<file path="design/flow/run.sh">
#!/bin/bash
# the make line also repeats each setting of config.mk as NAME=value (left out here)
make -C /OpenROAD-flow-scripts/flow DESIGN_CONFIG=/design/flow/config.mk WORK_HOME=/design/flow/orfs CLKGATE_MAP_FILE= finish
</file>
<file path="design/flow/config.mk">
export PLATFORM = sky130hd
export DESIGN_NAME = Viterbi
export DESIGN_NICKNAME = Viterbi
export VERILOG_FILES = /design/flow/design.v
export SDC_FILE = /design/flow/constraint.sdc
export NUM_CORES = 4
export LEC_CHECK = 0
export ABC_AREA = 1
export CAP_MARGIN = 20
export CORE_MARGIN = 2
export CORE_UTILIZATION = 71
export CTS_CLUSTER_DIAMETER = 395
export CTS_CLUSTER_SIZE = 95
export SLEW_MARGIN = 20
</file>
<file path="design/flow/constraint.sdc">
create_clock -name core_clock -period 2.62 [get_ports {clock}]
set_input_delay 0.5240 -clock core_clock [delete_from_list [all_inputs] [get_ports {clock}]]
set_output_delay 0.5240 -clock core_clock [all_outputs]
set_load 0.01 [all_outputs]
</file>
<file path="design/flow/design.v">
`timescale 1ns / 1ps
module BMU( HD1, HD2, HD3, HD4, HD5, HD6, HD7, HD8, HD9, HD10, HD11, HD12, HD13, HD14, HD15, HD16, Rx, len, clock, reset
    );
output  [1:0] HD1;
output  [1:0] HD2;
output  [1:0] HD3;
output  [1:0] HD4;
output  [1:0] HD5;
output  [1:0] HD6;
output  [1:0] HD7;
output  [1:0] HD8;
output  [1:0] HD9;
output  [1:0] HD10;
output  [1:0] HD11;
output  [1:0] HD12;
output  [1:0] HD13;
output  [1:0] HD14;
output  [1:0] HD15;
output  [1:0] HD16;
input [1:0] Rx;
input len;
input reset;
input clock;
   reg [1:0] 	 HD1;
   reg [1:0] 	 HD2;
   reg [1:0] 	 HD3;
   reg [1:0] 	 HD4;
   reg [1:0] 	 HD5;
   reg [1:0] 	 HD6;
   reg [1:0] 	 HD7;
   reg [1:0] 	 HD8;
   reg [1:0] 	 HD9;
   reg [1:0] 	 HD10;
   reg [1:0] 	 HD11;
   reg [1:0] 	 HD12;
   reg [1:0] 	 HD13;
   reg [1:0] 	 HD14;
   reg [1:0] 	 HD15;
   reg [1:0] 	 HD16; 
always@(posedge clock or posedge reset)
begin
if(reset)
begin
HD1<=0; HD9<=0;
HD2<=0; HD10<=0;
HD3<=0; HD11<=0;
HD4<=0; HD12<=0;
HD5<=0; HD13<=0;
HD6<=0; HD14<=0;
HD7<=0; HD15<=0;
HD8<=0; HD16<=0;
end
else if(len)
begin
case(Rx)
					2'b00: begin
                         HD1 <=2'b00; HD2 <=2'b10; HD3 <=2'b01; HD4 <=2'b01;
                         HD5 <=2'b10; HD6 <=2'b00; HD7 <=2'b01; HD8 <=2'b01;
                         HD9 <=2'b10; HD10<=2'b00; HD11<=2'b01; HD12<=2'b01;
                         HD13<=2'b00; HD14<=2'b10; HD15<=2'b01; HD16<=2'b01;
                      end
               2'b01: begin
                         HD1 <=2'b01; HD2 <=2'b01; HD3 <=2'b00; HD4 <=2'b10;
                         HD5 <=2'b01; HD6 <=2'b01; HD7 <=2'b10; HD8 <=2'b00;
                         HD9 <=2'b01; HD10<=2'b01; HD11<=2'b10; HD12<=2'b00;
                         HD13<=2'b01; HD14<=2'b01; HD15<=2'b00; HD16<=2'b10;
                      end
               2'b10: begin
                         HD1 <=2'b01; HD2 <=2'b01; HD3 <=2'b10; HD4 <=2'b00;
                         HD5 <=2'b01; HD6 <=2'b01; HD7 <=2'b00; HD8 <=2'b10;
                         HD9 <=2'b01; HD10<=2'b01; HD11<=2'b00; HD12<=2'b10;
                         HD13<=2'b01; HD14<=2'b01; HD15<=2'b10; HD16<=2'b00;
                      end
               2'b11: begin
                         HD1 <=2'b10; HD2 <=2'b00; HD3 <=2'b01; HD4 <=2'b01;
                         HD5 <=2'b00; HD6 <=2'b10; HD7 <=2'b01; HD8 <=2'b01;
                         HD9 <=2'b00; HD10<=2'b10; HD11<=2'b01; HD12<=2'b01;
                         HD13<=2'b10; HD14<=2'b00; HD15<=2'b01; HD16<=2'b01;
                      end
          endcase 
end
end
endmodule
`timescale 1ns / 1ps
module Add_Compare(acs_pm_survivor, acs_label, acs_pm_ina, HD_ina, acs_pm_inb, HD_inb, norm, aen, clock, reset
    );
output [3:0] acs_pm_survivor;
output acs_label;
input [3:0] acs_pm_ina;
input [3:0] acs_pm_inb;
input [1:0] HD_ina;
input [1:0] HD_inb;
input [3:0] norm;
input aen;
input clock;
input reset;
reg [3:0] acs_pm_survivor;
reg  acs_label; 
reg [3:0] suma;
reg [3:0] sumb;
wire [4:0] adda = (acs_pm_ina - norm) + HD_ina;
wire [4:0] addb = (acs_pm_inb - norm) + HD_inb;
always@(posedge clock or posedge reset)
begin
if(reset)
suma<=0;
else
begin
if(aen && adda[4])
suma<=4'b1111;
else if(aen)
suma<=adda[3:0];
end
end
always@(posedge clock or posedge reset)
begin
if(reset)
sumb<=0;
else if(aen && addb[4])
sumb<=4'b1111;
else if(aen)
sumb<=addb[3:0];
end
always@(suma or sumb)
begin
if(suma<=sumb)
begin
acs_pm_survivor=suma;
acs_label=1'b0;
end
else
begin
acs_pm_survivor=sumb;
acs_label=1'b1;
end
end
endmodule
`timescale 1ns / 1ps
module ACSU(acs0_pm_out, acs1_pm_out, acs2_pm_out, acs3_pm_out, 
                 acs4_pm_out, acs5_pm_out, acs6_pm_out, acs7_pm_out,
                 acs0_label,  acs1_label,  acs2_label,  acs3_label, 
                 acs4_label,  acs5_label,  acs6_label,  acs7_label,
                 acs0_pm_ina,  acs0_pm_inb, HD0_ina, HD0_inb,
                 acs1_pm_ina,  acs1_pm_inb, HD1_ina, HD1_inb,
                 acs2_pm_ina,  acs2_pm_inb, HD2_ina, HD2_inb,
                 acs3_pm_ina,  acs3_pm_inb, HD3_ina, HD3_inb,
                 acs4_pm_ina,  acs4_pm_inb, HD4_ina, HD4_inb,
                 acs5_pm_ina,  acs5_pm_inb, HD5_ina, HD5_inb,
                 acs6_pm_ina,  acs6_pm_inb, HD6_ina, HD6_inb,
                 acs7_pm_ina,  acs7_pm_inb, HD7_ina, HD7_inb,
                 norm, aen, clock, reset
                );
   output [3:0] acs0_pm_out;
   output [3:0] acs1_pm_out;
   output [3:0] acs2_pm_out;
   output [3:0] acs3_pm_out;
   output [3:0] acs4_pm_out;
   output [3:0] acs5_pm_out;
   output [3:0] acs6_pm_out;
   output [3:0] acs7_pm_out;
   output  acs0_label;
   output  acs1_label;
   output  acs2_label;
   output  acs3_label;
   output  acs4_label;
   output  acs5_label;
   output  acs6_label;
   output  acs7_label;
   input [3:0]  acs0_pm_ina;
   input [3:0]  acs1_pm_ina;
   input [3:0]  acs2_pm_ina;
   input [3:0]  acs3_pm_ina;
   input [3:0]  acs4_pm_ina;
   input [3:0]  acs5_pm_ina;
   input [3:0]  acs6_pm_ina;
   input [3:0]  acs7_pm_ina;
   input [3:0]  acs0_pm_inb;
   input [3:0]  acs1_pm_inb;
   input [3:0]  acs2_pm_inb;
   input [3:0]  acs3_pm_inb;
   input [3:0]  acs4_pm_inb;
   input [3:0]  acs5_pm_inb;
   input [3:0]  acs6_pm_inb;
   input [3:0]  acs7_pm_inb;
   input [1:0] 	   HD0_ina;
   input [1:0] 	   HD1_ina;
   input [1:0] 	   HD2_ina;
   input [1:0] 	   HD3_ina;
   input [1:0] 	   HD4_ina;
   input [1:0] 	   HD5_ina;
   input [1:0] 	   HD6_ina;
   input [1:0] 	   HD7_ina;
   input [1:0] 	   HD0_inb;
   input [1:0] 	   HD1_inb;
   input [1:0] 	   HD2_inb;
   input [1:0] 	   HD3_inb;
   input [1:0] 	   HD4_inb;
   input [1:0] 	   HD5_inb;
   input [1:0] 	   HD6_inb;
   input [1:0] 	   HD7_inb;   
   input [3:0] norm;
   input aen;
   input clock;
   input reset;
Add_Compare DUT0 (.acs_pm_survivor(acs0_pm_out), 
               .acs_label(acs0_label),
               .acs_pm_ina(acs0_pm_ina), 
               .HD_ina(HD0_ina), 
               .acs_pm_inb(acs0_pm_inb), 
               .HD_inb(HD0_inb),
               .norm(norm),
               .aen(aen),
               .clock(clock),
               .reset(reset)
              );
Add_Compare DUT1 (.acs_pm_survivor(acs1_pm_out),
               .acs_label(acs1_label), 
               .acs_pm_ina(acs1_pm_ina), 
               .HD_ina(HD1_ina), 
               .acs_pm_inb(acs1_pm_inb), 
               .HD_inb(HD1_inb),
               .norm(norm),
               .aen(aen),
               .clock(clock),
               .reset(reset)
              );
Add_Compare DUT2 (.acs_pm_survivor(acs2_pm_out), 
               .acs_label(acs2_label),
               .acs_pm_ina(acs2_pm_ina), 
               .HD_ina(HD2_ina),
               .acs_pm_inb(acs2_pm_inb), 
               .HD_inb(HD2_inb),
               .norm(norm),
               .aen(aen),
               .clock(clock),
               .reset(reset)
              );
Add_Compare DUT3 (.acs_pm_survivor(acs3_pm_out), 
               .acs_label(acs3_label),
               .acs_pm_ina(acs3_pm_ina), 
               .HD_ina(HD3_ina),
               .acs_pm_inb(acs3_pm_inb), 
               .HD_inb(HD3_inb),
               .norm(norm),
               .aen(aen),
               .clock(clock),
               .reset(reset)
              );
Add_Compare DUT4 (.acs_pm_survivor(acs4_pm_out), 
               .acs_label(acs4_label),
               .acs_pm_ina(acs4_pm_ina), 
               .HD_ina(HD4_ina),
               .acs_pm_inb(acs4_pm_inb), 
               .HD_inb(HD4_inb),
               .norm(norm),
               .aen(aen),
               .clock(clock),
               .reset(reset)
              );
Add_Compare DUT5 (.acs_pm_survivor(acs5_pm_out), 
               .acs_label(acs5_label),
               .acs_pm_ina(acs5_pm_ina), 
               .HD_ina(HD5_ina),
               .acs_pm_inb(acs5_pm_inb), 
               .HD_inb(HD5_inb),               
               .norm(norm),
               .aen(aen),
               .clock(clock),
               .reset(reset)
               );
Add_Compare DUT6 (.acs_pm_survivor(acs6_pm_out), 
               .acs_label(acs6_label),
               .acs_pm_ina(acs6_pm_ina), 
               .HD_ina(HD6_ina),
               .acs_pm_inb(acs6_pm_inb), 
               .HD_inb(HD6_inb),
               .norm(norm),
               .aen(aen),
               .clock(clock),
               .reset(reset)
              );
Add_Compare DUT7 (.acs_pm_survivor(acs7_pm_out), 
               .acs_label(acs7_label),
               .acs_pm_ina(acs7_pm_ina), 
               .HD_ina(HD7_ina),
               .acs_pm_inb(acs7_pm_inb), 
               .HD_inb(HD7_inb),
               .norm(norm),
               .aen(aen),
               .clock(clock),
               .reset(reset)
              );
endmodule 
`timescale 1ns / 1ps
module Decision( bstate, flag_metric, in0, in1, in2, in3, in4 ,in5, in6, in7);
output [2:0] bstate;
output [3:0] flag_metric;
input [3:0] in0;
input [3:0] in1;
input [3:0] in2;
input [3:0] in3;
input [3:0] in4;
input [3:0] in5;
input [3:0] in6;
input [3:0] in7;
reg [2:0] bstate;
reg [3:0] min01;
reg [3:0] min23;
reg [3:0] min45;
reg [3:0] min67;
reg [3:0] min0123;
reg [3:0] min4567;
reg [3:0] flag_metric; 
always@(*)
begin
if(in0<=in1)
min01=in0;
else
min01=in1;
if(in2<=in3)
min23=in2;
else
min23=in3;
if(in4<=in5)
min45=in4;
else
min45=in5;
if(in6<=in7)
min67=in6;
else
min67=in7;
if(min01<=min23)
min0123=min01;
else
min0123=min23;
if(min45<=min67)
min4567=min45;
else
min4567=min67;
if(min0123<=min4567)
flag_metric=min0123;
else
flag_metric=min4567;
end
always@(*)
begin
bstate=3'b000;
if(flag_metric==in0)
bstate=3'b000;
if(flag_metric==in1)
bstate=3'b001;
if(flag_metric==in2)
bstate=3'b010;
if(flag_metric==in3)
bstate=3'b011;
if(flag_metric==in4)
bstate=3'b100;
if(flag_metric==in5)
bstate=3'b101;
if(flag_metric==in6)
bstate=3'b110;
if(flag_metric==in7)
bstate=3'b111;
end
endmodule
module controlpath (Dx,  oen,  len, aen, 
                     A0_out, A1_out, A2_out, A3_out, A4_out, A5_out, A6_out, A7_out,
                     A0_in,  A1_in,  A2_in,  A3_in,  A4_in,  A5_in,  A6_in,  A7_in,
                     acs0_label,  acs1_label,  acs2_label,  acs3_label,  acs4_label,  acs5_label,  acs6_label,  acs7_label,
                     min_metric, seqrdy, reset, clock 
                    );
   output  Dx;
   output [3:0] min_metric;
   output           oen;
   output           len;
   output          aen;
   output [3:0] A0_out;
   output [3:0] A1_out;
   output [3:0] A2_out;
   output [3:0] A3_out;
   output [3:0] A4_out;
   output [3:0] A5_out;
   output [3:0] A6_out;
   output [3:0] A7_out;
   input [3:0] A0_in;
   input [3:0] A1_in;
   input [3:0] A2_in;
   input [3:0] A3_in;
   input [3:0] A4_in;
   input [3:0] A5_in;
   input [3:0] A6_in;
   input [3:0] A7_in;
   input   acs0_label;
   input   acs1_label;
   input   acs2_label;
   input   acs3_label;
   input   acs4_label;
   input   acs5_label;
   input   acs6_label;
   input   acs7_label;
   input 	  seqrdy;
   input 	  reset;
   input 	  clock;
   reg [14:0]   P0;
   reg [14:0]   P1;
   reg [14:0]   P2;
   reg [14:0]   P3;
   reg [14:0]   P4;
   reg [14:0]   P5;
   reg [14:0]   P6;
   reg [14:0]   P7;
   reg [3:0]   A0;
   reg [3:0]   A1;
   reg [3:0]   A2;
   reg [3:0]   A3;
   reg [3:0]   A4;
   reg [3:0]   A5;
   reg [3:0]   A6;
   reg [3:0]   A7;
   reg [3:0] 	  write_ptr;
   reg [3:0] 	  trace_ptr;
   reg [2:0] 	  tb_reg;
   reg 		   len;
   reg 		  aen;
   reg 		  wen;
   reg 		  ten;
   reg 		   oen;
   parameter [6:0] 
                   RESET           =7'b0000001,
                   calc_HD         =7'b0000010,
                   add_HD          =7'b0000100,
                   write_state     =7'b0001000,
                   beststate       =7'b0010000,
                   traceback       =7'b0100000,
						 output_DX       =7'b1000000;
   reg [6:0] next_state;
   wire [2:0] min_state;
   Decision UUT_TB (.bstate(min_state), .flag_metric(min_metric),
                         .in0(A0_out), .in1(A1_out), .in2(A2_out), .in3(A3_out), 
                         .in4(A4_out), .in5(A5_out), .in6(A6_out), .in7(A7_out));
   assign Dx = ( oen) ? tb_reg[0] : 1'b0;
   assign A0_out = (write_ptr>0) ? A0_in:A0;
   assign A1_out = (write_ptr>0) ? A1_in:A1;
   assign A2_out = (write_ptr>0) ? A2_in:A2;
   assign A3_out = (write_ptr>0) ? A3_in:A3;
   assign A4_out = (write_ptr>0) ? A4_in:A4;
   assign A5_out = (write_ptr>0) ? A5_in:A5;
   assign A6_out = (write_ptr>0) ? A6_in:A6;
   assign A7_out = (write_ptr>0) ? A7_in:A7;
   always @(posedge clock or posedge reset)
     begin
	if (reset)
	  begin
	     P0 <=0; P1 <=0; P2 <=0; P3 <=0; P4 <=0; P5 <=0; P6 <=0; P7 <=0;
	  end
	else
	  begin
             if (wen && write_ptr>0)
               begin
                  P0   <={acs0_label, P0[14:1]};									 
                  P1   <={acs1_label, P1[14:1]};									 
                  P2   <={acs2_label, P2[14:1]};
                  P3   <={acs3_label, P3[14:1]};
                  P4   <={acs4_label, P4[14:1]};
                  P5   <={acs5_label, P5[14:1]};
                  P6   <={acs6_label, P6[14:1]};
                  P7   <={acs7_label, P7[14:1]};		  
               end	  
      end
	  end
   always @(posedge clock or posedge reset)
     begin
	if (reset)
	  begin
	     A0 <=0;       A1 <=4'b1111; A2 <=4'b1111; A3 <=4'b1111; 
             A4 <=4'b1111; A5 <=4'b1111; A6 <=4'b1111; A7 <=4'b1111;
	  end
	else
	  begin
             if (wen)
               begin
                  A0 <=A0_in; A1 <=A1_in; A2 <=A2_in; A3 <=A3_in; 
                  A4 <=A4_in; A5 <=A5_in; A6 <=A6_in; A7 <=A7_in;
               end
	  end
     end
   always @(posedge clock or posedge reset)
     begin
	if (reset)
	  tb_reg <=0;
	else
	  begin
	     if (next_state==write_state)
	        tb_reg <=min_state;
	     else if (ten)
               begin
                  case (tb_reg)
                    3'b000 : tb_reg <={P0[trace_ptr],tb_reg[2:1]};
                    3'b001 : tb_reg <={P1[trace_ptr],tb_reg[2:1]};
                    3'b010 : tb_reg <={P2[trace_ptr],tb_reg[2:1]};
                    3'b011 : tb_reg <={P3[trace_ptr],tb_reg[2:1]};
                    3'b100 : tb_reg <={P4[trace_ptr],tb_reg[2:1]};
                    3'b101 : tb_reg <={P5[trace_ptr],tb_reg[2:1]};
                    3'b110 : tb_reg <={P6[trace_ptr],tb_reg[2:1]};
                    3'b111 : tb_reg <={P7[trace_ptr],tb_reg[2:1]};
                  endcase
	       end
	  end
     end
   always @ (posedge clock or posedge reset)
     begin
        if (reset)
          begin
              len <=0; aen <=0; wen <=0; ten <=0;  oen <=0;
	     write_ptr    <=0;
	     trace_ptr    <=0;
             next_state   <= RESET;
          end
        else
          begin
             case(next_state)
               RESET:      begin
		             if (seqrdy)
			       begin
                                   len <=0; aen <=0; wen <=0; ten <=0;  oen <=0;
                                  next_state <=calc_HD;
			       end
		             else
			       next_state <=RESET;
                           end  
               calc_HD:    begin
                               len <=1; aen <=0; wen <=0; ten <=0;  oen <=0;
                              next_state   <= add_HD;
                           end 
               add_HD:        begin
                             if (seqrdy)
                               begin
                               len <=0; aen <=1; wen <=0; ten <=0;  oen <=0;
                              next_state   <= write_state;
                               end
                             else
                              next_state   <= add_HD;
                           end 
               write_state: begin
                                 if (write_ptr < 14)
                                   begin
                                       len <=0; aen <=0; wen <=1; ten <=0;  oen <=0;
				      write_ptr <=write_ptr+1;
                                      next_state   <= calc_HD;
                                   end
                                else if (write_ptr == 14)
                                   begin
				       len <=0; aen <=0; wen <=1; ten <=0;  oen <=0;
				      write_ptr <=write_ptr+1;
                                      next_state   <= beststate;
			           end
                              end  
               beststate:    begin
                                  len <=0; aen <=0; wen <=0; ten <=0;  oen <=0;
		                 ;
		                 write_ptr    <=14;
		  		 trace_ptr    <=14;
                                 next_state   <= traceback;
                              end 
               traceback:     begin
                                 if (trace_ptr >1)
                                   begin
                                       len <=0; aen <=0; wen <=0; ten <=1;  oen <=0;
		                      trace_ptr    <=trace_ptr-1; 
                                      next_state   <= traceback;
                                   end	    
                                 else if (trace_ptr == 1) 
                                   begin
                                       len <=0; aen <=0; wen <=0; ten <=0;  oen <=0;
                                      next_state   <= output_DX;
	                           end
                              end 
               output_DX:     begin
                                       len <=0; aen <=0; wen <=0; ten <=0;  oen <=1;
                                      next_state   <= calc_HD;
                end 
	    endcase 
	 end 
   end 
endmodule
`timescale 1ns / 1ps
module Viterbi(Dx, Rx, oen, rxrdy, clock, seqrdy,reset
    );
output Dx;
output oen;
output rxrdy;
input [1:0] Rx;
input seqrdy;
input reset;
input clock;
wire[3:0] A0_out;
wire[3:0] A1_out;
wire[3:0] A2_out;
wire[3:0] A3_out;
wire[3:0] A4_out;
wire[3:0] A5_out;
wire[3:0] A6_out;
wire[3:0] A7_out;
 wire [3:0] acs0_pm_out;
 wire [3:0] acs1_pm_out;
 wire [3:0] acs2_pm_out;
 wire [3:0] acs3_pm_out;
 wire [3:0] acs4_pm_out;
 wire [3:0] acs5_pm_out;   
 wire [3:0] acs6_pm_out;   
 wire [3:0] acs7_pm_out;
wire acs0_label;
wire acs1_label;
wire acs2_label;
wire acs3_label;
wire acs4_label;
wire acs5_label;
wire acs6_label;
wire acs7_label;
wire len;
wire aen;
wire [3:0] min_metric;
assign rxrdy = len;
wire [1:0] HD1;	wire [1:0] HD9;
wire [1:0] HD2;	wire [1:0] HD10;
wire [1:0] HD3;   wire [1:0] HD11;
wire [1:0] HD4;	wire [1:0] HD12;
wire [1:0] HD5;	wire [1:0] HD13;
wire [1:0] HD6;	wire [1:0] HD14;
wire [1:0] HD7;	wire [1:0] HD15;
wire [1:0] HD8;	wire [1:0] HD16;
BMU U1(.HD1(HD1), .HD2(HD2), .HD3(HD3), .HD4(HD4), .HD5(HD5), .HD6(HD6), .HD7(HD7), .HD8(HD8), .HD9(HD9), .HD10(HD10), .HD11(HD11), .HD12(HD12), .HD13(HD13), .HD14(HD14), .HD15(HD15), .HD16(HD16), .Rx(Rx), .len(len & seqrdy), .clock(clock), .reset(reset)
);
ACSU U2(.acs0_pm_out(acs0_pm_out), .acs1_pm_out(acs1_pm_out), 
              .acs2_pm_out(acs2_pm_out), .acs3_pm_out(acs3_pm_out), 
              .acs4_pm_out(acs4_pm_out), .acs5_pm_out(acs5_pm_out), 
              .acs6_pm_out(acs6_pm_out), .acs7_pm_out(acs7_pm_out),
              .acs0_label(acs0_label),   .acs1_label(acs1_label), 
              .acs2_label(acs2_label),   .acs3_label(acs3_label), 
              .acs4_label(acs4_label),   .acs5_label(acs5_label), 
              .acs6_label(acs6_label),   .acs7_label(acs7_label),
              .acs0_pm_ina(A0_out),  .acs0_pm_inb(A4_out), .HD0_ina(HD1), .HD0_inb(HD9),
              .acs1_pm_ina(A0_out),  .acs1_pm_inb(A4_out), .HD1_ina(HD2), .HD1_inb(HD10),
              .acs2_pm_ina(A1_out),  .acs2_pm_inb(A5_out), .HD2_ina(HD3), .HD2_inb(HD11),
              .acs3_pm_ina(A1_out),  .acs3_pm_inb(A5_out), .HD3_ina(HD4), .HD3_inb(HD12),
              .acs4_pm_ina(A2_out),  .acs4_pm_inb(A6_out), .HD4_ina(HD5), .HD4_inb(HD13),
              .acs5_pm_ina(A2_out),  .acs5_pm_inb(A6_out), .HD5_ina(HD6), .HD5_inb(HD14),
              .acs6_pm_ina(A3_out),  .acs6_pm_inb(A7_out), .HD6_ina(HD7), .HD6_inb(HD15),
              .acs7_pm_ina(A3_out),  .acs7_pm_inb(A7_out), .HD7_ina(HD8), .HD7_inb(HD16),
	      .norm(min_metric), .aen(aen), .reset(reset), .clock(clock)
              );
				 controlpath U3(.Dx(Dx), .oen(oen), .len(len), .aen(aen), 
                 .A0_out(A0_out), .A1_out(A1_out), .A2_out(A2_out), .A3_out(A3_out), 
                 .A4_out(A4_out), .A5_out(A5_out), .A6_out(A6_out), .A7_out(A7_out),
                 .A0_in(acs0_pm_out), .A1_in(acs1_pm_out), .A2_in(acs2_pm_out), .A3_in(acs3_pm_out),  
                 .A4_in(acs4_pm_out), .A5_in(acs5_pm_out), .A6_in(acs6_pm_out), .A7_in(acs7_pm_out),
                 .acs0_label(acs0_label), .acs1_label(acs1_label), .acs2_label(acs2_label), .acs3_label(acs3_label), 
                 .acs4_label(acs4_label), .acs5_label(acs5_label), .acs6_label(acs6_label), .acs7_label(acs7_label),
                 .min_metric(min_metric), .seqrdy(seqrdy), .reset(reset), .clock(clock)
                );
endmodule
</file>
==> summary.rpt, run 1 <==
=================================================================================
Number of standard cells reported by yosys .........................         2022
IO Pins ............................................................            8
Largest area contributor in the netlist ............................      dfrtp_1
Global route total overflow ........................................           44
Post-synth tally of flip-flops with integrated enable ..............            0
Top-count cell post-synth ..........................................      nand2_1
Predominant post-synthesis flop cell ...............................      dfrtp_1
Root buffer cell ...................................................    clkbuf_16
Core region area ...................................................    22000 um2
Placement Rows .....................................................           54
Synthesized netlist cell count .....................................         2022
Halt Reason ........................................................ [ERROR GRT-0232] Routing congestion too high. Check the congestion heatmap in the GUI.
Synthesized area per cell ..........................................     7.90 um2
Yosys adder share ..................................................        0.123
Total clock sinks ..................................................          245
Number of buffers added on ports ...................................            7
Post-synthesis share of cell area spent on and-or and or-and gates .        0.160
Instance count after placement with tap cells included .............         2526
Multiplexer fraction of the synthesized cell area ..................       0.0113
Synth unique cells .................................................           52
Placer's final routability congestion estimate .....................        0.972
Synth async-reset ratio ............................................         1.00
Stopping stage ..................................................... global routing
Total global-route track usage .....................................        0.789
Post-CTS Hold Buffers ..............................................            0
Simple-Gate Fraction of Synth Area .................................        0.217
Yosys warning total ................................................            4
Number of buffers inserted during clock tree synthesis .............            6
Netlist area before placement ......................................    16000 um2
Die footprint ......................................................    23700 um2
Largest family of logic cells by area .............................. simple AND/OR/NAND/NOR gates
Main area contributors ............................................. dfrtp_1, nand2_1, ha_1, inv_1, o21ai_0
Syn Nets ...........................................................         2169
Outcome ............................................................ aborted with a tool error
Chip Area, Yosys ...................................................    16000 um2
Fraction of post-synthesis cell area in the top cell type by area ..        0.339
HPWL after detailed placement ......................................     33100 um
Post-synth seq share ...............................................        0.386
Yosys reg bits .....................................................          245
Horiz. Die Dim .....................................................       154 um
Effective utilization at floorplan .................................        0.727
Overall die height .................................................       154 um
H-Tree Depth .......................................................            1
Maximum root-to-sink buffer count ..................................            3
Xor and xnor area share after synthesis ............................       0.0146
Synth top cells by count ........................................... nand2_1, inv_1, o21ai_0
=================================================================================
metrics by stage:
step / hold WS, ps / util / setup WS, ps / cell area (um2)
CTS: 204 / 0.915 / -3660 / 20100
detailed placement: 455 / 0.843 / -3920 / 18500
global placement: 441 / 0.843 / -3810 / 18500
floorplan: 428 / - / -3340 / 16200
per-layer routing:
metal	overflow	GRT usage
met1	1	0.788
met5	0	0.331
met3	2	0.647
met2	17	0.929
met4	24	0.825
what timing repair did:
action	CTS
endpoints found under the setup margin	67
cloned	2
setup buffers	57
pin swaps	149
resized	226
==> inputs of run 2 (changes only) <==
Settings changed: ABC_AREA 1 to not set, CORE_UTILIZATION 71 to 72, CTS_CLUSTER_DIAMETER 395 to 382, CTS_CLUSTER_SIZE 95 to 10, HOLD_SLACK_MARGIN set to 0.3, PLACE_DENSITY set to 0.72, SETUP_SLACK_MARGIN set to 2.58, TNS_END_PERCENT set to 5.
Clock period 2.62 ns to 8.67 ns, I/O delays scaled along.
==> run 2 against run 1 <==
Net effect:
- now clean on timing, DRC and antenna
- synthesized cell count is 19% lower
- die area is 2.0% higher
- synthesized area up 3.5%
==> summary.rpt, run 2 <==
====================================================================================================
Outcome ............................................................................... finished clean
Critical-path top delay cell ..........................................................         fa_1
Main area contributors ................................................................ dfrtp_1, mux2_2, ha_1, dfstp_2, a21oi_1
Total wirelength of the detailed-routed design ........................................     50300 um
Total clock sinks .....................................................................          245
Yosys adder share .....................................................................        0.122
Kind of critical path .................................................................      reg2reg
Number of gates on the worst path with buffers counted ................................           34
Fraction of post-synthesis cell area in the top cell type by area .....................        0.327
Fraction of met2 tracks used by global routing ........................................        0.656
Top delay family on crit path .........................................................  adder cells
Post-synthesis share of cell area spent on and-or and or-and gates ....................        0.142
Global-route track usage on met1 ......................................................        0.495
Root buffer cell ......................................................................    clkbuf_16
Vias in the first global route ........................................................        13800
Remaining antenna violation count .....................................................            0
Netlist area before placement .........................................................    16500 um2
H-Tree Depth ..........................................................................            1
Largest family of logic cells by area ................................................. multiplexers
Setup slack of the most critical reg-to-reg path ......................................       330 ps
Worst hold slack ......................................................................       479 ps
Number of buffers inserted during clock tree synthesis ................................           28
Startpoint kind of the worst setup timing path ........................................     register
RSZ-0062 raised after global routing ..................................................          yes
Worst setup EP type ...................................................................     register
Pin count of the biggest net entering global routing ..................................          120
Horiz. Die Dim ........................................................................       155 um
Number of standard cells reported by yosys ............................................         1642
Syn Nets ..............................................................................         1789
Synthesized area per cell .............................................................     10.1 um2
Delay contributed by the slowest stage of the critical path ...........................       530 ps
Die footprint .........................................................................    24200 um2
Number of buffers added on ports ......................................................            7
Chip Area, Yosys ......................................................................    16500 um2
Top-count cell post-synth .............................................................      dfrtp_1
Met3 track demand over resource in global routing .....................................       0.0549
Vias per std cell .....................................................................         6.84
Multiplexer fraction of the synthesized cell area .....................................        0.167
Global route total overflow ...........................................................            0
Hold path startpoint .................................................................. U3.next_state[6]$_DFF_PP0_
Smallest setup slack after layout .....................................................       327 ps
Placer's final routability congestion estimate ........................................        0.942
IO Pins ...............................................................................            8
Relative max-transition margin ........................................................        0.317
Clock-pin slew reported for the worst setup and hold paths after clock tree synthesis .        60 ps
Critical Path End ..................................................................... U2.DUT2.suma[0]$_DFFE_PP0P_
Class of the most critical hold timing path ...........................................      reg2reg
Routed length per instance ............................................................      24.3 um
Overall die height ....................................................................       155 um
Synth async-reset ratio ...............................................................         1.00
Xor and xnor area share after synthesis ...............................................       0.0348
Total global-route track usage ........................................................        0.384
Largest fanout on the critical path ...................................................            5
Remaining routing DRC violations ......................................................            0
Area growth, synth to finish ..........................................................        21.2%
Synthesized netlist cell count ........................................................         1642
Yosys reg bits ........................................................................          245
Final tally of hold violations ........................................................            0
Initial DRC Count .....................................................................         1598
Depth of the worst hold-timing path ...................................................            2
Wire length of the first global-routing pass ..........................................     73100 um
Worst R2R Path Depth ..................................................................           34
Core region area ......................................................................    22600 um2
Post-synth seq share ..................................................................        0.373
Pre-Repair DR Iteration Count .........................................................            7
Worst Path Required ...................................................................      9090 ps
Maximum root-to-sink buffer count .....................................................            3
Antenna violations before repair ......................................................            2
Startpoint of the most critical setup path ............................................ U2.DUT5.suma[2]$_DFFE_PP0P_
Fraction of the cycle the final worst path needs ......................................        0.962
Yosys warning total ...................................................................            4
Post-Route Skew .......................................................................      23.9 ps
Maxcap violations .....................................................................            0
Post-placement worst setup slack ......................................................       216 ps
Clock period minus final worst setup slack ............................................      8340 ps
Crit path arrival time ................................................................      8760 ps
Antenna Cells .........................................................................            0
Most used routing layer ...............................................................         met2
Number of logged tool warnings ........................................................           39
Worst Hold Path EP .................................................................... U3.next_state[5]$_DFF_PP0_
Synth unique cells ....................................................................           75
Placement Rows ........................................................................           55
HPWL after detailed placement .........................................................     30100 um
Largest area contributor in the netlist ...............................................      dfrtp_1
Number of buffers and inverters on the critical path ..................................            8
Number of failing setup endpoints in the final timing report ..........................            0
Crit Reg-Reg Endpoint ................................................................. U2.DUT2.suma[0]$_DFFE_PP0P_
Transition at the pin with the smallest max-transition slack ..........................      1020 ps
FF-to-FF Start ........................................................................ U2.DUT5.suma[2]$_DFFE_PP0P_
Clock tree from TritonCTS .............................................................          yes
Pins Over Slew Limit ..................................................................            0
Predominant post-synthesis flop cell ..................................................      dfrtp_1
Effective utilization at floorplan ....................................................        0.732
Synth top cells by count .............................................................. dfrtp_1, nor2_1, mux2_2
Post-synth tally of flip-flops with integrated enable .................................            0
Final layout net count ................................................................         1906
Simple-Gate Fraction of Synth Area ....................................................        0.113
Total negative slack ..................................................................         0 ps
Clock insertion delay at the later pin of the skew report .............................       590 ps
Maximum operating frequency ...........................................................    0.120 GHz
Via count .............................................................................        14100
====================================================================================================
-- run 2: layout make-up --
class                      count  area [um2]
inverter                     126         503
tap                          285         357
timing repair buffer         164        1380
multi-input combinational   1194       10800
sequential                   245        6170
fill                        1033        2540
clock buffer                  49         779
clock inverter                 2        37.5
-- run 2: stage by stage --
step | utilization | cells | area, um2
after global placement | 0.766 | 1887 | 17300
after floorplan | - | 1642 | 17000
after global routing | 0.887 | 2065 | 20000
after detailed placement | 0.766 | 1887 | 17300
after CTS | 0.841 | 2007 | 19000
final | 0.887 | 2065 | 20000
-- run 2: what timing repair did --
action                     CTS  global route
setup endpoints to repair   67            67
buffers inserted            69            57
gates resized               78           115
pin swaps                   58            82
hold buffers                 0             0
-- run 2: per-layer routing --
metal | up-vias | part of all wire
li1 | 6128 | -
met1 | 6936 | 0.37
met2 | 792 | 0.48
met3 | 271 | 0.078
met4 | 4 | 0.068
met5 | - | 0.00056
==> inputs of run 3 (changes only) <==
Settings changed: ABC_AREA set to 1, CAP_MARGIN 20 to 5, CORE_ASPECT_RATIO set to 1.58, CTS_CLUSTER_DIAMETER 382 to 201, CTS_CLUSTER_SIZE 10 to 75, HOLD_SLACK_MARGIN 0.3 to not set, MAX_ROUTING_LAYER set to met4, PLACE_DENSITY 0.72 to not set, PLACE_DENSITY_LB_ADDON set to 0.24, SETUP_SLACK_MARGIN 2.58 to -0.13, SLEW_MARGIN 20 to 10, TNS_END_PERCENT 5 to not set.
Clock period 8.67 ns to 4.25 ns, I/O delays scaled along.
==> run 3 against run 2 <==
Net effect:
- die area decreased by 3.1%
- synthesized cell count is 23% higher
- synthesized area down 3.3%
- the flow now stops in global routing
==> summary.rpt, run 3 <==
=================================================================================
Post-synthesis share of cell area spent on and-or and or-and gates .        0.160
Placer's final routability congestion estimate .....................        0.957
Multiplexer fraction of the synthesized cell area ..................       0.0113
Maximum root-to-sink buffer count ..................................            3
Number of standard cells reported by yosys .........................         2022
Outcome ............................................................ aborted with a tool error
Synth top cells by count ........................................... nand2_1, inv_1, o21ai_0
Simple-Gate Fraction of Synth Area .................................        0.217
Top-count cell post-synth ..........................................      nand2_1
Yosys reg bits .....................................................          245
Predominant post-synthesis flop cell ...............................      dfrtp_1
Die footprint ......................................................    23400 um2
Syn Nets ...........................................................         2169
Synthesized area per cell ..........................................     7.90 um2
Halt Reason ........................................................ [ERROR GRT-0232] Routing congestion too high. Check the congestion heatmap in the GUI.
Yosys adder share ..................................................        0.123
Main area contributors ............................................. dfrtp_1, nand2_1, ha_1, inv_1, o21ai_0
Core region area ...................................................    21800 um2
Post-placement worst setup slack ...................................     -2510 ps
H-Tree Depth .......................................................            1
Stopping stage ..................................................... global routing
Overall die height .................................................       191 um
Synthesized netlist cell count .....................................         2022
Total global-route track usage .....................................        0.900
Synth async-reset ratio ............................................         1.00
Global route total overflow ........................................          468
Largest area contributor in the netlist ............................      dfrtp_1
Placement Rows .....................................................           68
Number of buffers inserted during clock tree synthesis .............            7
HPWL after detailed placement ......................................     35600 um
Chip Area, Yosys ...................................................    16000 um2
Effective utilization at floorplan .................................        0.733
Horiz. Die Dim .....................................................       122 um
Instance count after placement with tap cells included .............         2504
Post-CTS Hold Buffers ..............................................            0
Fraction of post-synthesis cell area in the top cell type by area ..        0.339
Root buffer cell ...................................................    clkbuf_16
Yosys warning total ................................................            4
Largest family of logic cells by area .............................. simple AND/OR/NAND/NOR gates
Post-place instance area ...........................................    18400 um2
IO Pins ............................................................            8
Post-synth tally of flip-flops with integrated enable ..............            0
Total clock sinks ..................................................          245
Post-synth seq share ...............................................        0.386
Xor and xnor area share after synthesis ............................       0.0146
Netlist area before placement ......................................    16000 um2
Number of buffers added on ports ...................................            7
Synth unique cells .................................................           52
=================================================================================
run 3: layer usage:
metal	global-route usage	overflow
met1	0.868	8
met2	1.03	297
met3	0.711	12
met4	0.977	151
met5	-	-
run 3: repair_timing:
item / in CTS
setup buffers: 43
gates cloned: 0
gates resized: 205
pin swaps: 102
setup endpoints to repair: 67
==> inputs of run 4 (changes only) <==
Settings changed: CAP_MARGIN 5 to 20, CORE_ASPECT_RATIO 1.58 to not set, CORE_UTILIZATION 72 to 68, CTS_CLUSTER_DIAMETER 201 to not set, CTS_CLUSTER_SIZE 75 to 25, PLACE_DENSITY_LB_ADDON 0.24 to not set, SETUP_SLACK_MARGIN -0.13 to 0.21, SLEW_MARGIN 10 to 20.
Clock period 4.25 ns to 8.85 ns, I/O delays scaled along.
==> run 4 against run 3 <==
Net effect:
- die area up 5.6%
- the run now finishes clean
- synthesized area unchanged
- synthesized cell count unchanged
==> summary.rpt, run 4 <==
====================================================================================================
Overall die height ....................................................................       157 um
Vias in the first global route ........................................................        13100
Total wirelength of the detailed-routed design ........................................     38900 um
Number of buffers inserted during clock tree synthesis ................................           28
Top delay family on crit path ......................................................... AND-OR/OR-AND gates
Yosys reg bits ........................................................................          245
Number of gates on the worst path with buffers counted ................................           38
Pre-Repair DR Iteration Count .........................................................            5
Final layout net count ................................................................         2162
Yosys warning total ...................................................................            4
HPWL after detailed placement .........................................................     28300 um
Post-synth seq share ..................................................................        0.386
Predominant post-synthesis flop cell ..................................................      dfrtp_1
Crit path arrival time ................................................................      8270 ps
Clock-pin slew reported for the worst setup and hold paths after clock tree synthesis .        60 ps
Remaining antenna violation count .....................................................            0
Worst setup EP type ...................................................................     register
Effective utilization at floorplan ....................................................        0.686
Transition at the pin with the smallest max-transition slack ..........................      1140 ps
Fraction of post-synthesis cell area in the top cell type by area .....................        0.339
Worst hold slack ......................................................................       482 ps
H-Tree Depth ..........................................................................            1
Maximum root-to-sink buffer count .....................................................            3
Synth async-reset ratio ...............................................................         1.00
Startpoint kind of the worst setup timing path ........................................     register
Number of standard cells reported by yosys ............................................         2022
Placer's final routability congestion estimate ........................................        0.912
Worst Hold Path EP .................................................................... U3.next_state[5]$_DFF_PP0_
Antenna violations before repair ......................................................            0
Root buffer cell ......................................................................    clkbuf_16
Multiplexer fraction of the synthesized cell area .....................................       0.0113
Initial DRC Count .....................................................................          875
Number of buffers added on ports ......................................................            7
Horiz. Die Dim ........................................................................       157 um
Synthesized netlist cell count ........................................................         2022
Number of buffers and inverters on the critical path ..................................            7
Worst Path Required ...................................................................      9310 ps
Clock insertion delay at the later pin of the skew report .............................       560 ps
Total negative slack ..................................................................         0 ps
Final tally of hold violations ........................................................            0
Netlist area before placement .........................................................    16000 um2
Area growth, synth to finish ..........................................................        8.80%
Die footprint .........................................................................    24700 um2
Largest fanout on the critical path ...................................................            9
Clock tree from TritonCTS .............................................................          yes
Post-Route Skew .......................................................................      13.6 ps
Critical Path End ..................................................................... U2.DUT6.sumb[3]$_DFFE_PP0P_
Number of failing setup endpoints in the final timing report ..........................            0
Total clock sinks .....................................................................          245
Core region area ......................................................................    23300 um2
Top-count cell post-synth .............................................................      nand2_1
Startpoint of the most critical setup path ............................................ U2.DUT2.sumb[3]$_DFFE_PP0P_
Synthesized area per cell .............................................................     7.90 um2
Clock period minus final worst setup slack ............................................      7810 ps
Wire length of the first global-routing pass ..........................................     63900 um
Hold path startpoint .................................................................. U3.next_state[6]$_DFF_PP0_
Post-place instance area ..............................................................    16400 um2
Antenna Cells .........................................................................            0
IO Pins ...............................................................................            8
Kind of critical path .................................................................      reg2reg
Pins Over Slew Limit ..................................................................            0
Setup slack of the most critical reg-to-reg path ......................................      1040 ps
Largest family of logic cells by area ................................................. simple AND/OR/NAND/NOR gates
Pin count of the biggest net entering global routing ..................................          147
Synth top cells by count .............................................................. nand2_1, inv_1, o21ai_0
Simple-Gate Fraction of Synth Area ....................................................        0.217
Outcome ............................................................................... finished clean
Remaining routing DRC violations ......................................................            0
Most frequent cell on the critical path ...............................................        inv_1
Synth unique cells ....................................................................           52
Post-CTS Hold Buffers .................................................................            0
Routed length per instance ............................................................      16.5 um
Global route total overflow ...........................................................            0
Critical-path top delay cell ..........................................................      a32oi_1
Number of buffers inserted to repair setup after CTS ..................................            0
Chip Area, Yosys ......................................................................    16000 um2
Number of logged tool warnings ........................................................           38
Post-synthesis share of cell area spent on and-or and or-and gates ....................        0.160
Depth of the worst hold-timing path ...................................................            2
Post-synth tally of flip-flops with integrated enable .................................            0
Class of the most critical hold timing path ...........................................      reg2reg
FF-to-FF Start ........................................................................ U2.DUT2.sumb[3]$_DFFE_PP0P_
Fraction of the cycle the final worst path needs ......................................        0.882
Maxcap violations .....................................................................            0
Crit Reg-Reg Endpoint ................................................................. U2.DUT6.sumb[3]$_DFFE_PP0P_
Xor and xnor area share after synthesis ...............................................       0.0146
Largest area contributor in the netlist ...............................................      dfrtp_1
Worst R2R Path Depth ..................................................................           38
Post-Layout Inst Area .................................................................    17400 um2
Relative max-transition margin ........................................................        0.235
Yosys adder share .....................................................................        0.123
RSZ-0062 raised after global routing ..................................................           no
Total global-route track usage ........................................................        0.333
Via count .............................................................................        13400
Vias per std cell .....................................................................         5.70
Delay contributed by the slowest stage of the critical path ...........................       480 ps
Maximum operating frequency ...........................................................    0.128 GHz
Placement Rows ........................................................................           56
Syn Nets ..............................................................................         2169
Main area contributors ................................................................ dfrtp_1, nand2_1, ha_1, inv_1, o21ai_0
====================================================================================================
[run 4: metrics by stage]
stage	setup slack, ps	std cells	utilization
after floorplan	398	2022	-
after global placement	1110	2304	0.703
after detailed placement	848	2304	0.703
after CTS	791	2356	0.747
after global routing	221	2356	0.747
final	1040	2356	0.747
[run 4: layout make-up]
class | instances | area [um2]
Clock buffer | 41 | 830
Clock inverter | 11 | 184
Fill cell | 1841 | 5890
Inverter | 313 | 1190
Multi-Input combinational cell | 1406 | 8400
Sequential cell | 245 | 6170
Tap cell | 319 | 399
Timing Repair Buffer | 21 | 200
[run 4: metal layers]
metal / vias up / global-route usage / routed length (um)
met5: - / - / 0
met3: 107 / 0.0330 / 1460
met4: 0 / 0.146 / 1790
met2: 317 / 0.569 / 19300
met1: 6412 / 0.402 / 16300
li1: 6597 / - / -
[run 4: timing repair]
action                                  CTS  global route
endpoints found under the hold margin     0             0
gates resized                             0             1
endpoints found under the setup margin    0            64
==> inputs of run 5 (changes only) <==
Settings changed: ABC_AREA 1 to 0, CELL_PAD_IN_SITES_GLOBAL_PLACEMENT set to 2, CORE_MARGIN 2 to 8, CORE_UTILIZATION 68 to 40, CTS_CLUSTER_SIZE 25 to 42, GPL_TIMING_DRIVEN set to 0, HOLD_SLACK_MARGIN set to -0.05, MIN_ROUTING_LAYER set to met2, PLACE_DENSITY_LB_ADDON set to 0.27, SETUP_SLACK_MARGIN 0.21 to not set, SLEW_MARGIN 20 to 25.
Clock period 8.85 ns to 8.0 ns, I/O delays scaled along.
==> run 5 against run 4 <==
Net effect:
- the layout now fails its checks (setup timing)
- core utilization shrank 22 points
- non-clock buffer count up 190
- hold slack lost 9.3 ps
- sequential cell count unchanged
- synthesized area rose by 3.5%
- clock-buffer cell count up 4
- via count rose by 39%
- worst setup slack worse by 1100 ps
- critical path depth grew 3
==> summary.rpt, run 5 <==
====================================================================================================
Vias in the first global route ........................................................        20800
Fraction of post-synthesis cell area in the top cell type by area .....................        0.327
Final layout net count ................................................................         1955
Crit path arrival time ................................................................      8450 ps
Worst setup EP type ...................................................................     register
Clock tree from TritonCTS .............................................................          yes
Yosys warning total ...................................................................            4
Post-CTS Hold Buffers .................................................................            0
Number of buffers inserted during clock tree synthesis ................................           30
Startpoint of the most critical setup path ............................................ U2.DUT4.sumb[3]$_DFFE_PP0P_
Effective utilization at floorplan ....................................................        0.405
Maximum root-to-sink buffer count .....................................................            3
Antenna violations before repair ......................................................            1
Chip Area, Yosys ......................................................................    16500 um2
Number of logged tool warnings ........................................................           34
Instance count after placement with tap cells included ................................         2191
Maxcap violations .....................................................................            0
Smallest setup slack after layout .....................................................     -27.4 ps
Met3 track demand over resource in global routing .....................................        0.503
Depth of the worst hold-timing path ...................................................            2
Pin count of the biggest net entering global routing ..................................           33
Maximum operating frequency ...........................................................    0.125 GHz
Post-placement worst setup slack ......................................................     -2320 ps
Number of standard cells reported by yosys ............................................         1642
Worst Path Required ...................................................................      8420 ps
Critical Path End ..................................................................... U2.DUT2.suma[1]$_DFFE_PP0P_
Critical-path top delay cell ..........................................................         fa_1
Netlist area before placement .........................................................    16500 um2
Worst Hold Path EP .................................................................... U3.next_state[5]$_DFF_PP0_
Remaining routing DRC violations ......................................................            0
Area growth, synth to finish ..........................................................        29.1%
RSZ-0062 raised after global routing ..................................................          yes
Synth unique cells ....................................................................           75
HPWL after detailed placement .........................................................     38300 um
Total clock sinks .....................................................................          245
Number of buffers added on ports ......................................................            7
Horiz. Die Dim ........................................................................       219 um
Class of the most critical hold timing path ...........................................      reg2reg
Multiplexer fraction of the synthesized cell area .....................................        0.167
Fin cells .............................................................................         2367
Synth async-reset ratio ...............................................................         1.00
Most used routing layer ...............................................................         met3
H-Tree Depth ..........................................................................            1
Wire length of the first global-routing pass ..........................................     84900 um
Routed length per instance ............................................................      23.8 um
Outcome ............................................................................... complete, but fails checks
Synth top cells by count .............................................................. dfrtp_1, nor2_1, mux2_2
Top delay family on crit path .........................................................  adder cells
Root buffer cell ......................................................................    clkbuf_16
IO Pins ...............................................................................            8
Largest family of logic cells by area ................................................. multiplexers
Initial DRC Count .....................................................................         2741
Post-synth seq share ..................................................................        0.373
Xor and xnor area share after synthesis ...............................................       0.0348
Pre-Repair DR Iteration Count .........................................................            8
Transition at the pin with the smallest max-transition slack ..........................      1120 ps
Main area contributors ................................................................ dfrtp_1, mux2_2, ha_1, dfstp_2, a21oi_1
Delay contributed by the slowest stage of the critical path ...........................       550 ps
Fraction of the cycle the final worst path needs ......................................         1.00
Total wirelength of the detailed-routed design ........................................     56300 um
Global route total overflow ...........................................................            0
Relative max-transition margin ........................................................        0.253
Predominant post-synthesis flop cell ..................................................      dfrtp_1
Simple-Gate Fraction of Synth Area ....................................................        0.113
Yosys reg bits ........................................................................          245
Overall die height ....................................................................       219 um
FF-to-FF Start ........................................................................ U2.DUT4.sumb[3]$_DFFE_PP0P_
Number of buffers and inverters on the critical path ..................................           11
Most frequent cell on the critical path ...............................................        buf_6
Largest fanout on the critical path ...................................................            6
Via count .............................................................................        18700
Layout violations ..................................................................... setup timing
Die footprint .........................................................................    48100 um2
Placement Rows ........................................................................           74
Crit Reg-Reg Endpoint ................................................................. U2.DUT2.suma[1]$_DFFE_PP0P_
Fraction of met2 tracks used by global routing ........................................        0.398
Post-synth tally of flip-flops with integrated enable .................................            0
Vias per std cell .....................................................................         7.89
Pins Over Slew Limit ..................................................................            0
Post-Route Skew .......................................................................      39.6 ps
Remaining antenna violation count .....................................................            0
Number of failing setup endpoints in the final timing report ..........................            6
Number of gates on the worst path with buffers counted ................................           41
Core region area ......................................................................    40800 um2
Setup slack of the most critical reg-to-reg path ......................................       -30 ps
Clock insertion delay at the later pin of the skew report .............................       620 ps
Worst R2R Path Depth ..................................................................           41
Yosys adder share .....................................................................        0.122
Total negative slack ..................................................................     -91.7 ps
Largest area contributor in the netlist ...............................................      dfrtp_1
Post-synthesis share of cell area spent on and-or and or-and gates ....................        0.142
Final tally of hold violations ........................................................            0
Hold path startpoint .................................................................. U3.next_state[6]$_DFF_PP0_
Top-count cell post-synth .............................................................      dfrtp_1
Clock-pin slew reported for the worst setup and hold paths after clock tree synthesis .        70 ps
Clock period minus final worst setup slack ............................................      8030 ps
Synthesized netlist cell count ........................................................         1642
Syn Nets ..............................................................................         1789
Startpoint kind of the worst setup timing path ........................................     register
Synthesized area per cell .............................................................     10.1 um2
Global-route track usage on met1 ......................................................            0
Total global-route track usage ........................................................        0.362
Placer's final routability congestion estimate ........................................        0.971
Kind of critical path .................................................................      reg2reg
====================================================================================================
[run 5: stage by stage]
stage                     cell area, um2   util  hold slack, ps
after floorplan                    16600      -             428
after global placement             17300  0.423             456
after detailed placement           17500  0.428             459
after CTS                          20000  0.489             469
after global routing               21300  0.522             503
final                              21300  0.522             473
[run 5: final cells by class]
type	instances	area (um2)
diodes	5	12.5
plain buffers	71	438
clock buffers	45	887
clock inverters	9	133
fillers	3693	19500
inverters	126	515
multi-input cells	1194	11200
flip-flops and latches	245	6170
well taps	532	666
repair buffers	140	1250
[run 5: timing repair]
item,CTS,global route
setup endpoints to repair,67,66
pin swaps,61,87
gates resized,215,205
setup buffers,69,54
[run 5: layer usage]
metal / part of all wire / vias up / routed length (um)
li1: - / 6173 / -
met1: 0 / 6612 / 0
met2: 0.48 / 5372 / 27200
met3: 0.44 / 512 / 24600
met4: 0.080 / 0 / 4500
met5: 0 / - / 0
==> inputs of run 6 (changes only) <==
Settings changed: ABC_AREA 0 to 1, CELL_PAD_IN_SITES_DETAIL_PLACEMENT set to 2, CORE_MARGIN 8 to 2, CORE_UTILIZATION 40 to 61, CTS_CLUSTER_DIAMETER set to 246, CTS_CLUSTER_SIZE 42 to not set, GPL_TIMING_DRIVEN 0 to not set, HOLD_SLACK_MARGIN -0.05 to -0.07, MAX_ROUTING_LAYER met4 to not set, MIN_ROUTING_LAYER met2 to not set, PLACE_DENSITY set to 0.6, PLACE_DENSITY_LB_ADDON 0.27 to not set, SETUP_SLACK_MARGIN set to 2.61, SLEW_MARGIN 25 to 20.
Clock period 8.0 ns to 11.8 ns, I/O delays scaled along.
==> run 6 against run 5 <==
Net effect:
- die area decreased by 43%
- the flow now stops in global placement without I/O
- synthesized cell count increased by 23%
- synthesized area decreased by 3.3%
==> summary.rpt, run 6 <==
=================================================================================
Outcome ............................................................ aborted with a tool error
Stopping stage ..................................................... global placement without I/O
Halt Reason ........................................................ [ERROR GPL-0301] Utilization 114.225 % exceeds 100%.
Core region area ...................................................    25900 um2
Xor and xnor area share after synthesis ............................       0.0146
Placement Rows .....................................................           59
Effective utilization at floorplan .................................        0.616
Synthesized netlist cell count .....................................         2022
Largest family of logic cells by area .............................. simple AND/OR/NAND/NOR gates
Die footprint ......................................................    27500 um2
Largest area contributor in the netlist ............................      dfrtp_1
Netlist area before placement ......................................    16000 um2
Post-synth seq share ...............................................        0.386
Post-synth tally of flip-flops with integrated enable ..............            0
Synth async-reset ratio ............................................         1.00
Yosys warning total ................................................            4
Top-count cell post-synth ..........................................      nand2_1
Overall die height .................................................       166 um
Synthesized area per cell ..........................................     7.90 um2
Chip Area, Yosys ...................................................    16000 um2
Synth unique cells .................................................           52
Simple-Gate Fraction of Synth Area .................................        0.217
Main area contributors ............................................. dfrtp_1, nand2_1, ha_1, inv_1, o21ai_0
Number of standard cells reported by yosys .........................         2022
Syn Nets ...........................................................         2169
Post-synthesis share of cell area spent on and-or and or-and gates .        0.160
Multiplexer fraction of the synthesized cell area ..................       0.0113
Predominant post-synthesis flop cell ...............................      dfrtp_1
Fraction of post-synthesis cell area in the top cell type by area ..        0.339
Synth top cells by count ........................................... nand2_1, inv_1, o21ai_0
Yosys reg bits .....................................................          245
Horiz. Die Dim .....................................................       166 um
Yosys adder share ..................................................        0.123
=================================================================================
==> inputs of run 7 (changes only) <==
Settings changed: ABC_AREA 1 to not set, CELL_PAD_IN_SITES_DETAIL_PLACEMENT 2 to not set, CELL_PAD_IN_SITES_GLOBAL_PLACEMENT 2 to not set, CORE_UTILIZATION 61 to 71, CTS_CLUSTER_DIAMETER 246 to 395, HOLD_SLACK_MARGIN -0.07 to not set, PLACE_DENSITY 0.6 to not set, SETUP_SLACK_MARGIN 2.61 to not set.
Clock period 11.8 ns to 4.64 ns, I/O delays scaled along.
==> run 7 against run 6 <==
Net effect:
- the flow stops in global routing
- die area is 11% lower
- synthesized area grew 3.5%
- synthesized cell count fell by 19%
==> summary.rpt, run 7 <==
=================================================================================
Outcome ............................................................ aborted with a tool error
Stopping stage ..................................................... global routing
Halt Reason ........................................................ [ERROR DPL-0038] Utilization greater than 100%, impossible to legalize
Synthesized netlist cell count .....................................         1642
IO Pins ............................................................            8
Core region area ...................................................    22700 um2
Largest family of logic cells by area .............................. multiplexers
Netlist area before placement ......................................    16500 um2
Main area contributors ............................................. dfrtp_1, mux2_2, ha_1, dfstp_2, a21oi_1
Synthesized area per cell ..........................................     10.1 um2
Number of standard cells reported by yosys .........................         1642
Placer's final routability congestion estimate .....................        0.946
Total clock sinks ..................................................          245
Fraction of post-synthesis cell area in the top cell type by area ..        0.327
Root buffer cell ...................................................    clkbuf_16
Chip Area, Yosys ...................................................    16500 um2
H-Tree Depth .......................................................            1
Instance count after placement with tap cells included .............         2180
Horiz. Die Dim .....................................................       157 um
Post-synth seq share ...............................................        0.373
Effective utilization at floorplan .................................        0.727
Number of buffers inserted during clock tree synthesis .............           27
Post-synth tally of flip-flops with integrated enable ..............            0
Top-count cell post-synth ..........................................      dfrtp_1
Multiplexer fraction of the synthesized cell area ..................        0.167
Number of buffers added on ports ...................................            7
Simple-Gate Fraction of Synth Area .................................        0.113
Synth async-reset ratio ............................................         1.00
Post-synthesis share of cell area spent on and-or and or-and gates .        0.142
Xor and xnor area share after synthesis ............................       0.0348
Post-place instance area ...........................................    19700 um2
Predominant post-synthesis flop cell ...............................      dfrtp_1
Synth unique cells .................................................           75
Maximum root-to-sink buffer count ..................................            3
Overall die height .................................................       157 um
Yosys warning total ................................................            4
Yosys adder share ..................................................        0.122
Syn Nets ...........................................................         1789
Synth top cells by count ........................................... dfrtp_1, nor2_1, mux2_2
Largest area contributor in the netlist ............................      dfrtp_1
Placement Rows .....................................................           55
HPWL after detailed placement ......................................     33000 um
Yosys reg bits .....................................................          245
Die footprint ......................................................    24500 um2
=================================================================================
[run 7: through the flow]
| stage | setup WS (ps) | hold WS, ps |
|---|---|---|
| floorplan | -2720 | 428 |
| global placement | -3110 | 454 |
| detailed placement | -3270 | 463 |
| CTS | -3120 | 490 |
[run 7: repair_timing]
| item | in CTS |
|---|---|
| pin swaps | 102 |
| resized | 137 |
| setup endpoints to repair | 67 |
| hold buffers | 0 |
| hold endpoints to repair | 0 |
| buffers inserted | 23 |
==> inputs of run 8 (changes only) <==
Settings changed: ABC_AREA set to 1, CORE_UTILIZATION 71 to 70, CTS_CLUSTER_DIAMETER 395 to not set, CTS_CLUSTER_SIZE set to 74, PLACE_DENSITY_LB_ADDON set to 0.2, SETUP_SLACK_MARGIN set to 2.24.
Clock period 4.64 ns to 7.79 ns, I/O delays scaled along.
==> run 8 against run 7 <==
Net effect:
- the layout now fails its checks (setup timing)
- synthesized area shrank 3.3%
- synthesized cell count up 23%
- die area fell by 1.9%
==> summary.rpt, run 8 <==
====================================================================================================
Routed length per instance ............................................................      25.9 um
Number of buffers inserted during clock tree synthesis ................................           27
Placement Rows ........................................................................           55
Remaining antenna violation count .....................................................            0
Layout violations ..................................................................... setup timing
Vias in the first global route ........................................................        15000
Synth top cells by count .............................................................. nand2_1, inv_1, o21ai_0
Largest fanout on the critical path ...................................................            7
HPWL after detailed placement .........................................................     28900 um
Synthesized netlist cell count ........................................................         2022
Post-synthesis share of cell area spent on and-or and or-and gates ....................        0.160
Chip Area, Yosys ......................................................................    16000 um2
Most frequent cell on the critical path ...............................................      nand2_1
Largest area contributor in the netlist ...............................................      dfrtp_1
Worst Path Required ...................................................................      8260 ps
Depth of the worst hold-timing path ...................................................            2
Outcome ............................................................................... complete, but fails checks
Startpoint of the most critical setup path ............................................ U2.DUT5.sumb[1]$_DFFE_PP0P_
Worst R2R Path Depth ..................................................................           47
Syn Nets ..............................................................................         2169
Die footprint .........................................................................    24000 um2
Xor and xnor area share after synthesis ...............................................       0.0146
Effective utilization at floorplan ....................................................        0.709
Critical-path top delay cell ..........................................................         fa_2
Simple-Gate Fraction of Synth Area ....................................................        0.217
Post-synth seq share ..................................................................        0.386
IO Pins ...............................................................................            8
Delay contributed by the slowest stage of the critical path ...........................       660 ps
Yosys warning total ...................................................................            4
Crit path arrival time ................................................................      8300 ps
Number of standard cells reported by yosys ............................................         2022
Vias per std cell .....................................................................         7.09
RSZ-0062 raised after global routing ..................................................          yes
Class of the most critical hold timing path ...........................................      reg2reg
Number of failing setup endpoints in the final timing report ..........................            1
Top delay family on crit path ......................................................... simple AND/OR/NAND/NOR gates
Root buffer cell ......................................................................    clkbuf_16
Total wirelength of the detailed-routed design ........................................     64000 um
Multiplexer fraction of the synthesized cell area .....................................       0.0113
Clock tree from TritonCTS .............................................................          yes
Synth unique cells ....................................................................           52
Setup slack of the most critical reg-to-reg path ......................................       -40 ps
Pins Over Slew Limit ..................................................................            0
Clock insertion delay at the later pin of the skew report .............................       600 ps
Pin count of the biggest net entering global routing ..................................          188
Total clock sinks .....................................................................          245
Via count .............................................................................        17500
Number of buffers added on ports ......................................................            7
Smallest setup slack after layout .....................................................     -40.0 ps
Pre-Repair DR Iteration Count .........................................................            9
Remaining routing DRC violations ......................................................            0
Fraction of post-synthesis cell area in the top cell type by area .....................        0.339
Number of gates on the worst path with buffers counted ................................           47
Clock-pin slew reported for the worst setup and hold paths after clock tree synthesis .        70 ps
End-of-flow core utilization ..........................................................        0.904
Worst setup EP type ...................................................................     register
Worst hold slack ......................................................................       485 ps
H-Tree Depth ..........................................................................            1
Startpoint kind of the worst setup timing path ........................................     register
Netlist area before placement .........................................................    16000 um2
Maxcap violations .....................................................................            0
Post-synth tally of flip-flops with integrated enable .................................            0
Post-Route Skew .......................................................................      37.1 ps
Predominant post-synthesis flop cell ..................................................      dfrtp_1
Fraction of the cycle the final worst path needs ......................................         1.01
Yosys adder share .....................................................................        0.123
Overall die height ....................................................................       155 um
Number of logged tool warnings ........................................................           41
Synthesized area per cell .............................................................     7.90 um2
Clock period minus final worst setup slack ............................................      7830 ps
Largest family of logic cells by area ................................................. simple AND/OR/NAND/NOR gates
Synth async-reset ratio ...............................................................         1.00
Crit Reg-Reg Endpoint ................................................................. U2.DUT1.sumb[3]$_DFFE_PP0P_
Main area contributors ................................................................ dfrtp_1, nand2_1, ha_1, inv_1, o21ai_0
Global route total overflow ...........................................................            0
Initial DRC Count .....................................................................         2807
Yosys reg bits ........................................................................          245
Relative max-transition margin ........................................................        0.271
Area growth, synth to finish ..........................................................        27.4%
Top-count cell post-synth .............................................................      nand2_1
Post-placement worst setup slack ......................................................       527 ps
Kind of critical path .................................................................      reg2reg
Transition at the pin with the smallest max-transition slack ..........................      1090 ps
Fill count ............................................................................          889
Hold path startpoint .................................................................. U3.P2[11]$_DFFE_PP0P_
Total negative slack ..................................................................     -40.0 ps
Wire length of the first global-routing pass ..........................................     74400 um
Final layout net count ................................................................         2307
Placer's final routability congestion estimate ........................................        0.921
Horiz. Die Dim ........................................................................       155 um
Worst Hold Path EP .................................................................... U3.P2[11]$_DFFE_PP0P_
Total global-route track usage ........................................................        0.387
Final tally of hold violations ........................................................            0
Maximum root-to-sink buffer count .....................................................            3
Core region area ......................................................................    22500 um2
Maximum operating frequency ...........................................................    0.128 GHz
FF-to-FF Start ........................................................................ U2.DUT5.sumb[1]$_DFFE_PP0P_
Number of buffers and inverters on the critical path ..................................            9
Antenna violations before repair ......................................................            7
Critical Path End ..................................................................... U2.DUT1.sumb[3]$_DFFE_PP0P_
====================================================================================================
-- run 8: layer usage --
metal	track usage	vias up	share of wire
met5	0	-	0.00017
li1	-	6923	-
met3	0.0565	853	0.13
met2	0.674	1740	0.43
met4	0.258	2	0.13
met1	0.445	7989	0.31
-- run 8: what timing repair did --
action                                  CTS  global route
endpoints found under the setup margin   67            67
endpoints found under the hold margin     0             0
gates resized                           241           180
gates cloned                              5             1
hold buffers                              0             0
pin swaps                                74           118
buffers inserted                         86            56
-- run 8: area by class of cell --
cell class / count / area (um2) / share of cell area
diodes: 4 / 10.0 / 0.000492
clock buffers: 34 / 752 / 0.0370
clock inverters: 15 / 135 / 0.00664
inverters: 313 / 1200 / 0.0590
multi-input cells: 1411 / 10300 / 0.509
flip-flops and latches: 245 / 6170 / 0.303
well taps: 285 / 357 / 0.0175
repair buffers: 162 / 1370 / 0.0675
-- run 8: stage by stage --
stage / area (um2) / cells
global route: 20300 / 2466
finish: 20300 / 2469
CTS: 19100 / 2408
detailed placement: 16500 / 2268
floorplan: 16200 / 2022
global placement: 16500 / 2268
